==> run M: inputs <==
// a_filter_reference_32x11
module a_filter_reference_32x11(
    input [31:0] x_in,
    input clk,
    input [5:0] reset,
    output [31:0] y_out);
export LEC_CHECK = 0
export CAP_MARGIN = 20
export CORE_MARGIN = 2
export CORE_UTILIZATION = 72
export CTS_CLUSTER_DIAMETER = 307
export CTS_CLUSTER_SIZE = 95
export PLACE_DENSITY = 0.38
export SLEW_MARGIN = 20
export TNS_END_PERCENT = 5
create_clock -name core_clock -period 3.64 [get_ports {clk}]
run.sh (not shown) runs the stock make flow with config.mk's settings and CLKGATE_MAP_FILE=.
==> run P (differences from run M) <==
--- a/flow/config.mk
+++ b/flow/config.mk
@@ -10,6 +10,5 @@
 export CORE_UTILIZATION = 72
-export CTS_CLUSTER_DIAMETER = 307
-export CTS_CLUSTER_SIZE = 95
-export PLACE_DENSITY = 0.38
+export CTS_CLUSTER_SIZE = 58
+export PLACE_DENSITY_LB_ADDON = 0.0
+export SETUP_SLACK_MARGIN = -0.54
 export SLEW_MARGIN = 20
-export TNS_END_PERCENT = 5
==> flow/constraint.sdc (replaced) <==
create_clock -name core_clock -period 7.66 [get_ports {clk}]
set_input_delay 1.5320 -clock core_clock [delete_from_list [all_inputs] [get_ports {clk}]]
set_output_delay 1.5320 -clock core_clock [all_outputs]
set_load 0.01 [all_outputs]
==> results <==
|  | run M | run P |
|---|---|---|
| CTS Hold Buffers Added | 0 | 0 |
| Num ports | 71 | 71 |
| Status | stopped before the end | failed layout checks |
| Last stage reached | global routing | - |
| Layout check failures | - | negative setup slack |
| Synth mux share | 0.00197 | 0.00197 |
| Pre-CTS worst setup slack | -3630 ps | -1110 ps |
| TritonCTS buffer count | 9 | 59 |
| Netlist area before placement | 0.0553 sq mm | 0.0553 sq mm |
| Final estimated routing congestion in global placement | 0.990 | 0.913 |
| Pre-Place Util | 0.728 | 0.728 |
| Area of the die | 0.0791 sq mm | 0.0791 sq mm |
| Average size of a mapped cell | 8.70 sq um | 8.70 sq um |
| Count of synthesis-stage warnings from yosys | 4 | 4 |
| Number of levels the H-tree was split into | 1 | 2 |
| Placed wire-length estimate after detailed placement | 132,000 microns | 97,300 microns |
| Yosys chip area | 0.0553 sq mm | 0.0553 sq mm |
| Number of setup buffers added after CTS | 36 | 47 |
| Cell Type Count | 76 | 76 |
| Number of placed instances, taps included | 8,789 | 7,613 |
| Number of instances resized during post-cts repair | 465 | 179 |
| Clk Tree Root Cell | clkbuf_16 | clkbuf_16 |
| Placement Cell Area | 0.0684 sq mm | 0.0587 sq mm |
| Most instantiated library cell after synthesis | inv_1 | inv_1 |


==> inputs of v1 <==
Starting RTL as in the previous note.
clock: 3.8 ns
lec_check: 0
cap_margin: 20
core_margin: 2
core_utilization: 72
cts_cluster_diameter: 307
cts_cluster_size: 95
place_density: 0.38
slew_margin: 20
tns_end_percent: 5
==> v19: changes against v1 <==
CORE_UTILIZATION = 52   (was 72)
CTS_CLUSTER_DIAMETER = not set   (was 307)
PLACE_DENSITY = not set   (was 0.38)
TNS_END_PERCENT = not set   (was 5)
==> flow/constraint.sdc (replaced) <==
create_clock -name core_clock -period 5.59 [get_ports {clk}]
set_input_delay 1.1180 -clock core_clock [delete_from_list [all_inputs] [get_ports {clk}]]
set_output_delay 1.1180 -clock core_clock [all_outputs]
set_load 0.01 [all_outputs]
==> notes <==
v1 failed in global routing. v19 finished but failed the layout checks on setup timing.
Synthesized cell count is the same in v19 and v1.
In v19 the die area is higher than in v1, by 38%.
Area after synthesis is the same in v1 and v19.


==> v18 <==
Starting RTL as in the previous note.
make LEC_CHECK=0 CAP_MARGIN=20 CORE_ASPECT_RATIO=1.1 CORE_MARGIN=2 CORE_UTILIZATION=40 GPL_ROUTABILITY_DRIVEN=0 GPL_TIMING_DRIVEN=0 HOLD_SLACK_MARGIN=0.23 SLEW_MARGIN=40 finish   # period 9.22 ns
==> v28: changes against v18 <==
- CORE_ASPECT_RATIO: 1.1 -> not set
- CORE_UTILIZATION: 40 -> 72
- CTS_CLUSTER_SIZE: not set -> 95
- GPL_ROUTABILITY_DRIVEN: 0 -> not set
- GPL_TIMING_DRIVEN: 0 -> not set
- HOLD_SLACK_MARGIN: 0.23 -> not set
- PLACE_DENSITY: not set -> 0.38
- SLEW_MARGIN: 40 -> 20
==> flow/constraint.sdc (replaced) <==
create_clock -name core_clock -period 6.32 [get_ports {clk}]
set_input_delay 1.2640 -clock core_clock [delete_from_list [all_inputs] [get_ports {clk}]]
set_output_delay 1.2640 -clock core_clock [all_outputs]
set_load 0.01 [all_outputs]
==> v24: changes against v18 <==
- CORE_ASPECT_RATIO: 1.1 -> not set
- GPL_ROUTABILITY_DRIVEN: 0 -> not set
- GPL_TIMING_DRIVEN: 0 -> not set
- HOLD_SLACK_MARGIN: 0.23 -> not set
- SETUP_SLACK_MARGIN: not set -> 2.51
- SLEW_MARGIN: 40 -> 20
==> flow/constraint.sdc (replaced) <==
create_clock -name core_clock -period 8.86 [get_ports {clk}]
set_input_delay 1.7720 -clock core_clock [delete_from_list [all_inputs] [get_ports {clk}]]
set_output_delay 1.7720 -clock core_clock [all_outputs]
set_load 0.01 [all_outputs]
==> notes <==
v18 went through all stages and came out clean. v28 ended with an error in 5_1_grt (GRT-0232). v24 finished with timing, DRC and antenna clean. Of v24 and v18, v24 has the higher routed wire length (gap 5.8%, measured against v18). Between v18 and v24, the lower critical path depth is in v24 (gap 2). Against v24, the setup slack of v18 is worse by 0.027 ns. Synthesized cell count is the same in v24 and v28. Between v24 and v18, the lower clock skew is in v24 (gap 0.0013 ns).
==> figures <==
quantity                                                               v24                          v18                        v28
Measured slew at the worst slew-check pin                          1.06 ns                     0.885 ns                          -
Tap cell instance count                                               1794                         1812                          -
Flip-flops                                                             544                          544                          -
Combinational gates                                                   4155                         4155                          -
Nets                                                                  8220                         8116                          -
Non-clock buffer area fraction after layout                          3.26%                        1.89%                          -
Number of vias after detailed routing                                41180                        39916                          -
Pre-Place Util                                                       40.3%                        40.2%                      72.8%
Run status                                         complete, no violations      complete, no violations  aborted with a tool error
Stage where the flow stopped                                             -                            -                    5_1_grt
Cell repeated most along the worst path              sky130_fd_sc_hd__ha_4       sky130_fd_sc_hd__inv_1                          -
Beginning of the critical path                  sixth_stage.Samples_out[4]  sixth_stage.Samples_out[10]                          -
Worst slew slack as a fraction of its limit                          29.1%                        40.6%                          -
Number of vias per cell after detailed routing                        4.86                         4.76                          -


==> inputs of 10-08 <==
Starting RTL as in the previous note.
Settings: LEC_CHECK=0, ABC_AREA=1, CAP_MARGIN=20, CORE_ASPECT_RATIO=0.91, CORE_MARGIN=2, CORE_UTILIZATION=72, CTS_CLUSTER_SIZE=11, SLEW_MARGIN=20; clock period 8.54 ns.
==> 11-11: changes against 10-08 <==
--- a/flow/config.mk
+++ b/flow/config.mk
@@ -9,6 +9,6 @@
 export CAP_MARGIN = 20
-export CORE_ASPECT_RATIO = 0.91
 export CORE_MARGIN = 2
 export CORE_UTILIZATION = 72
-export CTS_CLUSTER_SIZE = 11
+export CTS_CLUSTER_SIZE = 74
+export PLACE_DENSITY_LB_ADDON = 0.0
 export SLEW_MARGIN = 20
==> flow/constraint.sdc (replaced) <==
create_clock -name core_clock -period 7.3 [get_ports {clk}]
set_input_delay 1.4600 -clock core_clock [delete_from_list [all_inputs] [get_ports {clk}]]
set_output_delay 1.4600 -clock core_clock [all_outputs]
set_load 0.01 [all_outputs]
==> 03-23: changes against 10-08 <==
--- a/flow/config.mk
+++ b/flow/config.mk
@@ -7,8 +7,5 @@
 export LEC_CHECK = 0
-export ABC_AREA = 1
 export CAP_MARGIN = 20
-export CORE_ASPECT_RATIO = 0.91
 export CORE_MARGIN = 2
-export CORE_UTILIZATION = 72
-export CTS_CLUSTER_SIZE = 11
+export CORE_UTILIZATION = 66
 export SLEW_MARGIN = 20
==> flow/constraint.sdc (replaced) <==
create_clock -name core_clock -period 9.92 [get_ports {clk}]
set_input_delay 1.9840 -clock core_clock [delete_from_list [all_inputs] [get_ports {clk}]]
set_output_delay 1.9840 -clock core_clock [all_outputs]
set_load 0.01 [all_outputs]
==> metrics.cfg <==
[worst_hold_path]
hp-start=fifth_stage.Samples_in1[31]$_SDFF_PP0_

[run_status]
outcome=timing/DRC/antenna clean

[setup_path]
crit_path_start_kind=flip-flop
cp_top_family=adder cells

[clocking]
clk_pin_slew_worst_paths_ps=60

[final_layout]
clk_share_pct=3.15
sh_comb_area_pct=65.3
fillCellCount=6308

[global_route]
use_met3_pct=12.8
grt-ovfl-total=0

[sta]
hold_viol_final=0
setup_slack_ps=153

[floorplan]
dieArea_um2=90300

Source of the figures above: 10-08

==> metrics.cfg <==
[run_status]
outcome=aborted with a tool error
haltStage=5_1_grt
first-error=[ERROR GRT-0232] Routing congestion too high. Check the congestion heatmap in the GUI.

[synthesis]
yosysWarnings=4
ys_sh_xor_pct=5.39
adder_share_pct=35.9
synthArstFlopShare_pct=0
synthCells=8591
synthTopCellsByCount=inv_1, nand2_1, ha_1
ys_seq_share_pct=17.2

[floorplan]
dieArea_um2=90300

[placement]
place_ws_ps=-354

[global_route]
use_met3_pct=55.1
grt-ovfl-total=7

[clocking]
cts_htree_levels=2

Source of the figures above: 11-11

==> metrics.cfg <==
[final_layout]
sh_comb_area_pct=64.6
clk_share_pct=3.54
fillCellCount=6844

[detailed_routing]
routedWlPerCell_um=15.0

[worst_hold_path]
hp-start=third_stage.Samples_in1[2]$_SDFF_PP0_

[global_route]
use_met3_pct=2.32
grt-ovfl-total=0
grt_pass1_vias=39399

[sta]
setup_slack_ps=253

[clocking]
clk_pin_slew_worst_paths_ps=60

[run_status]
outcome=timing/DRC/antenna clean

Source of the figures above: 03-23



==> lagoon <==
Starting RTL as in the previous note.
clock: 7.08 ns
lec_check: 0
abc_area: 1
cap_margin: 30
core_aspect_ratio: 0.83
core_margin: 2
core_utilization: 71
cts_cluster_diameter: 242
cts_cluster_size: 39
gpl_routability_driven: 1
gpl_timing_driven: 1
max_routing_layer: met4
setup_slack_margin: -0.16
slew_margin: 20
==> maple (differences from lagoon) <==
Settings changed: ABC_AREA 1 to not set, CTS_CLUSTER_DIAMETER 242 to not set, CTS_CLUSTER_SIZE 39 to not set, MAX_ROUTING_LAYER met4 to not set.
==> flow/constraint.sdc (replaced) <==
create_clock -name core_clock -period 3.57 [get_ports {clk}]
set_input_delay 0.7140 -clock core_clock [delete_from_list [all_inputs] [get_ports {clk}]]
set_output_delay 0.7140 -clock core_clock [all_outputs]
set_load 0.01 [all_outputs]
==> notes.md <==
run results: Synth Seq Share roughly 20%, aoi/oai-family share of the synthesized area 11.1%, and+or+nand+nor area frac about 11%, post-synth cell types between 70 and 80, first error [ERROR DPL-0038] Utilization greater than 100%, impossible to legalize, routability cong. 0.924, row count a little over 90, status aborted with a tool error, total core area ~77,000 sq um, Synth Cell Area between 50,000 and 60,000 sq um, syn avg cell area roughly 8.7 sq um, yosys adder share 41.1%, xor/xnor share 5.79%, Failed at 4_1_cts
That was maple.
==> notes.md <==
run results: Area leader share approximately 22%, aoi/oai-family share of the synthesized area around a tenth, Synth Cell Area about 63,000 sq um, yosys adder share approximately 36%, total core area about 88,000 sq um, Synth Seq Share 17.2%, die y size between 200 and 300 microns, syn nets 10,200, status aborted with a tool error, xor/xnor share ~5.4%, routability cong. approximately 1.1, syn avg cell area about 7.4 sq um, Failed at 5_1_grt, clock root cell clkbuf_16, post-synth cell types 66, and+or+nand+nor area frac between 10% and 20%
That was lagoon.


==> 12-19: inputs <==
Starting RTL as in the previous note.
Settings: LEC_CHECK=0, ABC_AREA=1, CAP_MARGIN=30, CORE_ASPECT_RATIO=0.83, CORE_MARGIN=2, CORE_UTILIZATION=71, CTS_CLUSTER_DIAMETER=242, CTS_CLUSTER_SIZE=39, GPL_ROUTABILITY_DRIVEN=0, GPL_TIMING_DRIVEN=1, MAX_ROUTING_LAYER=met4, PLACE_DENSITY_LB_ADDON=0.11, SETUP_SLACK_MARGIN=2.12, SLEW_MARGIN=20; clock period 8.25 ns.
==> inputs of 08-09, as changes to 12-19 <==
Settings changed: ABC_AREA 1 to default, CAP_MARGIN 30 to 20, CORE_ASPECT_RATIO 0.83 to default, CORE_UTILIZATION 71 to 59, CTS_CLUSTER_DIAMETER 242 to default, CTS_CLUSTER_SIZE 39 to default, GPL_ROUTABILITY_DRIVEN 0 to default, GPL_TIMING_DRIVEN 1 to default, MAX_ROUTING_LAYER met4 to default, PLACE_DENSITY_LB_ADDON 0.11 to default, SETUP_SLACK_MARGIN 2.12 to default.
==> flow/constraint.sdc (replaced) <==
create_clock -name core_clock -period 4.37 [get_ports {clk}]
set_input_delay 0.8740 -clock core_clock [delete_from_list [all_inputs] [get_ports {clk}]]
set_output_delay 0.8740 -clock core_clock [all_outputs]
set_load 0.01 [all_outputs]
==> inputs of 11-20, as changes to 12-19 <==
Settings changed: CAP_MARGIN 30 to 20, CORE_ASPECT_RATIO 0.83 to 0.91, CORE_UTILIZATION 71 to 72, CTS_CLUSTER_DIAMETER 242 to default, CTS_CLUSTER_SIZE 39 to default, GPL_ROUTABILITY_DRIVEN 0 to default, GPL_TIMING_DRIVEN 1 to default, MAX_ROUTING_LAYER met4 to default, PLACE_DENSITY from default to 0.39, PLACE_DENSITY_LB_ADDON 0.11 to default, SETUP_SLACK_MARGIN 2.12 to default.
==> flow/constraint.sdc (replaced) <==
create_clock -name core_clock -period 8.54 [get_ports {clk}]
set_input_delay 1.7080 -clock core_clock [delete_from_list [all_inputs] [get_ports {clk}]]
set_output_delay 1.7080 -clock core_clock [all_outputs]
set_load 0.01 [all_outputs]
==> CHANGELOG.md <==
## Flow update

- Post-placement cell count: ~10000
- Area of the core: just under 90000 µm²
- Routing usage on met1: approximately 72%
- Run Error: [ERROR GRT-0232] Routing congestion too high. Check the congestion heatmap in the GUI.
- Status: aborted with a tool error
- DP Area: between 60000 and 70000 µm²
- Synth Area per Inst: 7.37 µm²
- Top cells by count: 2196 x inv_1, 1140 x nand2_1, 1128 x ha_1, 1108 x nor2_1, 544 x dfxtp_1
- Syn_nets: 10188
- Mux share: 0%
- Failing step: global routing
(the above is from 12-19)
==> CHANGELOG.md <==
## Flow update

- Status: finished clean
- Top cells by count: 2196 x inv_1, 1140 x nand2_1, 1128 x ha_1, 1108 x nor2_1, 544 x dfxtp_1
- Worst path depth: 27
- Mux share: 0%
- Syn_nets: 10188
- Area of the core: 87000 µm²
- DP Area: between 60000 and 70000 µm²
- Post-placement cell count: a little under 10000
(the above is from 11-20)
==> CHANGELOG.md <==
## Flow update

- Final WS setup: -3160 ps
- Top cells by count: 1581 x inv_1, 1128 x ha_1, 625 x nor2_1, 544 x dfxtp_1, 430 x fa_1
- Post-placement cell count: 9068
- Setup Viol. Count Final: ~350
- Status: complete, but fails checks
- Routing usage on met1: a little over a third
- Violated checks: setup timing
- Synth Area per Inst: ~8.7 µm²
(the above is from 08-09)


==> run A: inputs <==
a_filter_reference_32x11 again, from the RTL that the note above started with.
export LEC_CHECK = 0
export ABC_AREA = 1
export CAP_MARGIN = 30
export CORE_ASPECT_RATIO = 0.83
export CORE_MARGIN = 2
export CORE_UTILIZATION = 71
export CTS_CLUSTER_DIAMETER = 242
export CTS_CLUSTER_SIZE = 39
export GPL_ROUTABILITY_DRIVEN = 1
export GPL_TIMING_DRIVEN = 1
export MAX_ROUTING_LAYER = met4
export SETUP_SLACK_MARGIN = -0.16
export SLEW_MARGIN = 20
create_clock -name core_clock -period 7.09 [get_ports {clk}]
==> run H (differences from run A) <==
- ABC_AREA: 1 -> unset
- CAP_MARGIN: 30 -> 20
- CORE_ASPECT_RATIO: 0.83 -> unset
- CORE_UTILIZATION: 71 -> 72
- CTS_CLUSTER_DIAMETER: 242 -> unset
- CTS_CLUSTER_SIZE: 39 -> unset
- GPL_ROUTABILITY_DRIVEN: 1 -> unset
- GPL_TIMING_DRIVEN: 1 -> unset
- PLACE_DENSITY: unset -> 0.67
- SETUP_SLACK_MARGIN: -0.16 -> unset
==> flow/constraint.sdc (replaced) <==
create_clock -name core_clock -period 7.46 [get_ports {clk}]
set_input_delay 1.4920 -clock core_clock [delete_from_list [all_inputs] [get_ports {clk}]]
set_output_delay 1.4920 -clock core_clock [all_outputs]
set_load 0.01 [all_outputs]
==> notes <==
In run H the area after synthesis is smaller than in run A, by 13%. Run A did not get past 5_1_grt on GRT-0232. Run H produced a layout that fails on setup timing. Die size: run H is smaller than run A (14%). Against run A, the synthesized cell count of run H is lower by 26%.
